==> exp/garnet: inputs <==
==> flow/design.v <==
module fa(
    input a,
    input b,
    input cin,
    output s,
    output cout
);
    assign s = a ^ b  ^ cin;
    assign cout = (a & b) ^ (cin & (a ^ b));
endmodule
module ha(
    input a,
    input b,
    output s,
    output cout
);
    assign s = a ^ b;
    assign cout = a & b;
endmodule
module basic_unit_ha_and(
    input in_x,
    input in_a,
    input in_b,
    output s,
    output cout
);
    wire in_y;
    assign in_y = in_a & in_b;
    assign s = in_x ^ in_y;
    assign cout = in_x & in_y;
endmodule
module basic_unit_fa_and(
    input in_x,
    input in_a,
    input in_b,
    input cin,
    output s,
    output cout
);
    wire in_y;
    assign in_y = in_a & in_b;
    assign s = in_x ^ in_y ^ cin;
    assign cout = (in_x & in_y) ^ (cin & (in_x ^ in_y));
endmodule
module adder_16bit(
    input   [15:0] a,
    input   [15:0] b,
    output  [15:0] out
);
    wire [15:0] s;
    wire [15:0] cout;
    ha i_ha_0 (.a(a[0]), .b(b[0]), .s(s[0]), .cout(cout[0]));
    generate 
        genvar i_adder;
        for(i_adder=1; i_adder<16; i_adder=i_adder+1) begin: adder_for_bits
            fa i_fa (.a(a[i_adder]), .b(b[i_adder]), .cin(cout[i_adder-1]), .s(s[i_adder]), .cout(cout[i_adder]));
        end
    endgenerate
    assign out[15:0] = s[15:0];
endmodule
module lut(
    input [3:0] index,
    output reg [15:0] ei_radian,
    output reg [15:0] tanei
);
    always@(*)
    begin
        case(index)
        4'b0000: begin
            ei_radian = 16'b0000000000000000;
            tanei = 16'h0000;
        end
        4'b0001: begin
            ei_radian = 16'b0110010010000111;
            tanei = 16'h8000;
        end
        4'b0010: begin
            ei_radian = 16'b0011101101011000;
            tanei = 16'h4000;
        end
        4'b0011: begin
            ei_radian = 16'b0001111101011011;
            tanei = 16'h2000;
        end
        4'b0100: begin
            ei_radian = 16'b0000111111101010;
            tanei = 16'h1000;
        end
        4'b0101: begin
            ei_radian = 16'b0000011111111101;
            tanei = 16'h0800;
        end
        4'b0110: begin
            ei_radian = 16'b0000001111111111;
            tanei = 16'h0400;
        end
        4'b0111: begin
            ei_radian = 16'b0000000111111111;
            tanei = 16'h0200;
        end
        4'b1000: begin
            ei_radian = 16'b0000000011111111;
            tanei = 16'h0100;
        end
        4'b1001: begin
            ei_radian = 16'b0000000001111111;
            tanei = 16'h0080;
        end
        4'b1010: begin
            ei_radian = 16'b0000000000111111;
            tanei = 16'h0040;
        end
        4'b1011: begin
            ei_radian = 16'b0000000000011111;
            tanei = 16'h0020;
        end
        4'b1100: begin
            ei_radian = 16'b0000000000001111;
            tanei = 16'h0010;
        end
        4'b1101: begin
            ei_radian = 16'b0000000000000111;
            tanei = 16'h0008;
        end
        4'b1110: begin
            ei_radian = 16'b0000000000000011;
            tanei = 16'h0004;
        end
        4'b1110: begin
            ei_radian = 16'b0000000000000001;
            tanei = 16'h0002;
        end
        default: begin
            ei_radian = 16'b0000000000000000;
            tanei = 16'h0000;
        end
        endcase
    end
endmodule
module add_or_sub_unit(
    input neg,
    input [15:0] ei_radian,
    input [15:0] inner_angle,
    output [15:0] new_inner_angle
);
    wire [15:0] signed_ei_radian;
    assign signed_ei_radian = neg ? {{~{ei_radian}+1}} : ei_radian;
    adder_16bit i_adder_16b_0 (.a(signed_ei_radian), .b(inner_angle), .out(new_inner_angle));
endmodule
module unsigned_unit_first_line(
    input [15:0] in_a,
    input  in_b,
    output [15:0] s
);
    generate
        genvar i_and;
        for(i_and=0;i_and<16;i_and=i_and+1) begin: unsigned_unit_second_line_generate
            assign s[i_and] = in_a[i_and] & in_b;
        end
    endgenerate
endmodule
module unsigned_unit_second_line(
    input [15:0] in_x,
    input [15:0] in_a,
    input  in_b,
    output [15:0] s,
    output [15:0] cout
);
    generate
        genvar i_buh;
        for(i_buh=0;i_buh<16;i_buh=i_buh+1) begin: unsigned_unit_second_line_generate
            basic_unit_ha_and   i_buha  (.in_x(in_x[i_buh]), .in_a(in_a[i_buh]), .in_b(in_b), .s(s[i_buh]), .cout(cout[i_buh]));
        end
    endgenerate
endmodule
module unsigned_unit_line(
    input [15:0] in_x,
    input [15:0] in_a,
    input  in_b,
    input [15:0] cin,
    output [15:0] s,
    output [15:0] cout
);
    generate
        genvar i_buf;
        for(i_buf=0;i_buf<16;i_buf=i_buf+1) begin: unsigned_unit_second_line_generate
            basic_unit_fa_and   i_bufa  (.in_x(in_x[i_buf]), .in_a(in_a[i_buf]), .in_b(in_b), .cin(cin[i_buf]), .s(s[i_buf]), .cout(cout[i_buf]));
        end
    endgenerate
endmodule
module multiply_and_add_unit(
    input [15:0] in,
    input [15:0] a,
    input [15:0] b,
    input neg,
    output [15:0] out
);
    wire [15:0] s_line [15:0];
    wire [15:0] cout_line [15:1];
    unsigned_unit_first_line    i_bul_0 (.in_a(a), .in_b(b[0]), .s(s_line[0]));
    unsigned_unit_second_line   i_bul_1 (.in_x({1'b0, s_line[0][15:1]}), .in_a(a), .in_b(b[1]), .s(s_line[1]), .cout(cout_line[1]));
    unsigned_unit_line          i_bul_2 (.in_x({1'b0, s_line[1][15:1]}), .in_a(a), .in_b(b[2]), .cin(cout_line[1]), .s(s_line[2]), .cout(cout_line[2]));
    generate
        genvar i_bul_mac;
        for(i_bul_mac=2;i_bul_mac<16;i_bul_mac=i_bul_mac+1) begin: unsigned_unit_line_generate
            unsigned_unit_line  i_bul_mac_unit (.in_x({1'b0, s_line[i_bul_mac-1][15:1]}), .in_a(a), .in_b(b[i_bul_mac]), .cin(cout_line[i_bul_mac-1]), .s(s_line[i_bul_mac]), .cout(cout_line[i_bul_mac]));
        end
    endgenerate
    wire [31:0] product_32b;
    generate
        genvar i_s;
        for(i_s=0;i_s<16;i_s=i_s+1) begin: unsigned_output_low_generate
            assign product_32b[i_s] = s_line[i_s][0];
        end
    endgenerate
    adder_16bit i_adder_16b_0 (.a({s_line[15][15:0]}), .b(cout_line[15]), .out(product_32b[31:16]));
    wire [15:0] pos_or_neg;
    assign pos_or_neg = neg ? {{~{product_32b[31:16]}+1}} : {product_32b[31:16]};
    adder_16bit i_adder_16b_1 (.a(in), .b(pos_or_neg), .out(out));
endmodule
module cordic (
    input clk,
    input rst_n,
    input start,
    input [15:0] angle,
    output reg [15:0] cos,
    output reg [15:0] sin
);
    reg [15:0] sampled_angle;
    reg [15:0] inner_angle;
    reg working;
    reg [3:0] state;
    wire [15:0] ei_radian;
    wire [15:0] tanei;
    wire [15:0] new_inner_angle;
    wire [15:0] new_sin;
    wire [15:0] new_cos;
    wire neg;
    always@(posedge clk or negedge rst_n) begin
        if (!rst_n == 1'b1) begin
            sampled_angle <= 16'b0;
        end
        else begin
            if (start == 1'b1) begin
                sampled_angle <= angle;
            end
            else begin
                sampled_angle <= sampled_angle;
            end
        end
    end
    always@(posedge clk or negedge rst_n) begin
        if (!rst_n == 1'b1) begin
            inner_angle <= 16'b0;
        end
        else begin
            if (start == 1'b1) begin
                inner_angle <= 16'b0;
            end
            else begin
                inner_angle <= new_inner_angle;
            end
        end
    end
    always@(posedge clk or negedge rst_n) begin
        if (!rst_n == 1'b1) begin
            working <= 1'b0;
        end
        else begin
            if (start == 1'b1) begin
                working <= 1'b1;
            end
            else begin
                if (state == 4'b1111) begin
                    working <= 1'b0;
                end
                else begin
                    working <= working;
                end
            end
        end
    end
    always@(posedge clk or negedge rst_n) begin
        if (!rst_n == 1'b1) begin
            state <= 4'b0;
        end
        else begin
            if (start == 1'b1) begin
                state <= 4'b0;
            end
            else begin
                if (working == 1'b0) begin
                    state <= 4'b0;
                end
                else begin
                    state <= state + 1;
                end
            end
        end
    end
    always@(posedge clk or negedge rst_n) begin
        if (!rst_n == 1'b1) begin
            sin <= 16'b0;
        end
        else begin
            if (start == 1'b1) begin
                sin <= 16'b0;
            end
            else begin
                if (working == 1'b0) begin
                    sin <= sin;
                end
                else begin
                    sin <= new_sin;
                end
            end
        end
    end
    always@(posedge clk or negedge rst_n) begin
        if (!rst_n == 1'b1) begin
            cos <= 16'b0;
        end
        else begin
            if (start == 1'b1) begin
                cos <= 16'b0100110110111010;
            end
            else begin
                if (working == 1'b0) begin
                    cos <= cos;
                end
                else begin
                    cos <= new_cos;
                end
            end
        end
    end
    lut i_lut_0 (.index(state), .ei_radian(ei_radian),  .tanei(tanei));
    assign neg = (inner_angle <= sampled_angle) ? 0 : 1;
    add_or_sub_unit i_aoru (.neg(neg), .ei_radian(ei_radian), .inner_angle(inner_angle), .new_inner_angle(new_inner_angle));
    multiply_and_add_unit i_mac_cos (.in(cos), .a(tanei), .b(sin), .neg(~neg), .out(new_cos));
    multiply_and_add_unit i_mac_sin (.in(sin), .a(tanei), .b(cos), .neg(neg), .out(new_sin));
endmodule
==> flow/run.sh <==
#!/bin/bash
# the make line also repeats each setting of config.mk as NAME=value (left out here)
make -C /OpenROAD-flow-scripts/flow DESIGN_CONFIG=/design/flow/config.mk WORK_HOME=/design/flow/orfs CLKGATE_MAP_FILE= finish
==> flow/config.mk <==
export PLATFORM = sky130hd
export DESIGN_NAME = cordic
export DESIGN_NICKNAME = cordic
export VERILOG_FILES = /design/flow/design.v
export SDC_FILE = /design/flow/constraint.sdc
export NUM_CORES = 4
export LEC_CHECK = 0
export CAP_MARGIN = 5
export CORE_MARGIN = 2
export CORE_UTILIZATION = 72
export CTS_CLUSTER_DIAMETER = 356
export CTS_CLUSTER_SIZE = 33
export SETUP_SLACK_MARGIN = -0.43
export SLEW_MARGIN = 20
==> flow/constraint.sdc <==
create_clock -name core_clock -period 4.53 [get_ports {clk}]
set_input_delay 0.9060 -clock core_clock [delete_from_list [all_inputs] [get_ports {clk}]]
set_output_delay 0.9060 -clock core_clock [all_outputs]
set_load 0.01 [all_outputs]
==> inputs of exp/xenon, as changes to exp/garnet <==
Settings changed: CAP_MARGIN 5 to 20, CORE_UTILIZATION 72 to 53, CTS_CLUSTER_DIAMETER 356 to not set, CTS_CLUSTER_SIZE 33 to not set, SETUP_SLACK_MARGIN -0.43 to not set.
==> flow/constraint.sdc (replaced) <==
create_clock -name core_clock -period 12.9 [get_ports {clk}]
set_input_delay 2.5800 -clock core_clock [delete_from_list [all_inputs] [get_ports {clk}]]
set_output_delay 2.5800 -clock core_clock [all_outputs]
set_load 0.01 [all_outputs]
==> inputs of exp/juniper, as changes to exp/garnet <==
Settings changed: CAP_MARGIN 5 to 20, CORE_UTILIZATION 72 to 64, CTS_CLUSTER_DIAMETER 356 to not set, CTS_CLUSTER_SIZE 33 to not set, SETUP_SLACK_MARGIN -0.43 to not set.
==> flow/constraint.sdc (replaced) <==
create_clock -name core_clock -period 17.1 [get_ports {clk}]
set_input_delay 3.4200 -clock core_clock [delete_from_list [all_inputs] [get_ports {clk}]]
set_output_delay 3.4200 -clock core_clock [all_outputs]
set_load 0.01 [all_outputs]
==> summary.txt <==
Outcome - no timing/DRC/antenna violations
Fraction of area in registers - 0.0950
GR Util met2 - 0.489
Placed Area - 17900 um2
Logic power comb - 1.14 mW
Clock network power share - 0.110
Tally of non-filler cells in the final layout - 2044
# Post-CTS Setup Buffers - 0
Dpl cells - 2028
Reg clk slew, reported paths - 0.07 ns
Initial drt markers - 613
Power Internal - 0.821 mW
Critical Path Fanout Max - 40
Post-route design area - 18200 um2
Vias in the first global route - 12.7k
Fp util - 0.650
Source of the figures above: exp/juniper

==> summary.txt <==
Outcome - failed layout checks
Failing Checks - setup timing
Initial drt markers - 1617
Critical Path Fanout Max - 5
Final setup viols - 43
GR Util met2 - 0.672
Fraction of area in registers - 0.0793
Placed Area - 20300 um2
Worst setup margin - -10.33 ns
Vias in the first global route - 15.6k
Post-route design area - 21800 um2
Source of the figures above: exp/garnet

==> summary.txt <==
Placed Area - 19500 um2
Outcome - failed layout checks
Tally of non-filler cells in the final layout - 2272
Vias in the first global route - 13.6k
Post-route design area - 20200 um2
Failing Checks - setup timing
GR Util met2 - 0.467
Initial drt markers - 596
Worst setup margin - -1.55 ns
Logic power comb - 1.93 mW
Critical Path Fanout Max - 5
Reg clk slew, reported paths - 0.07 ns
Final setup viols - 8
Source of the figures above: exp/xenon

No activity file was given, so power comes from the tool's default toggle rates.
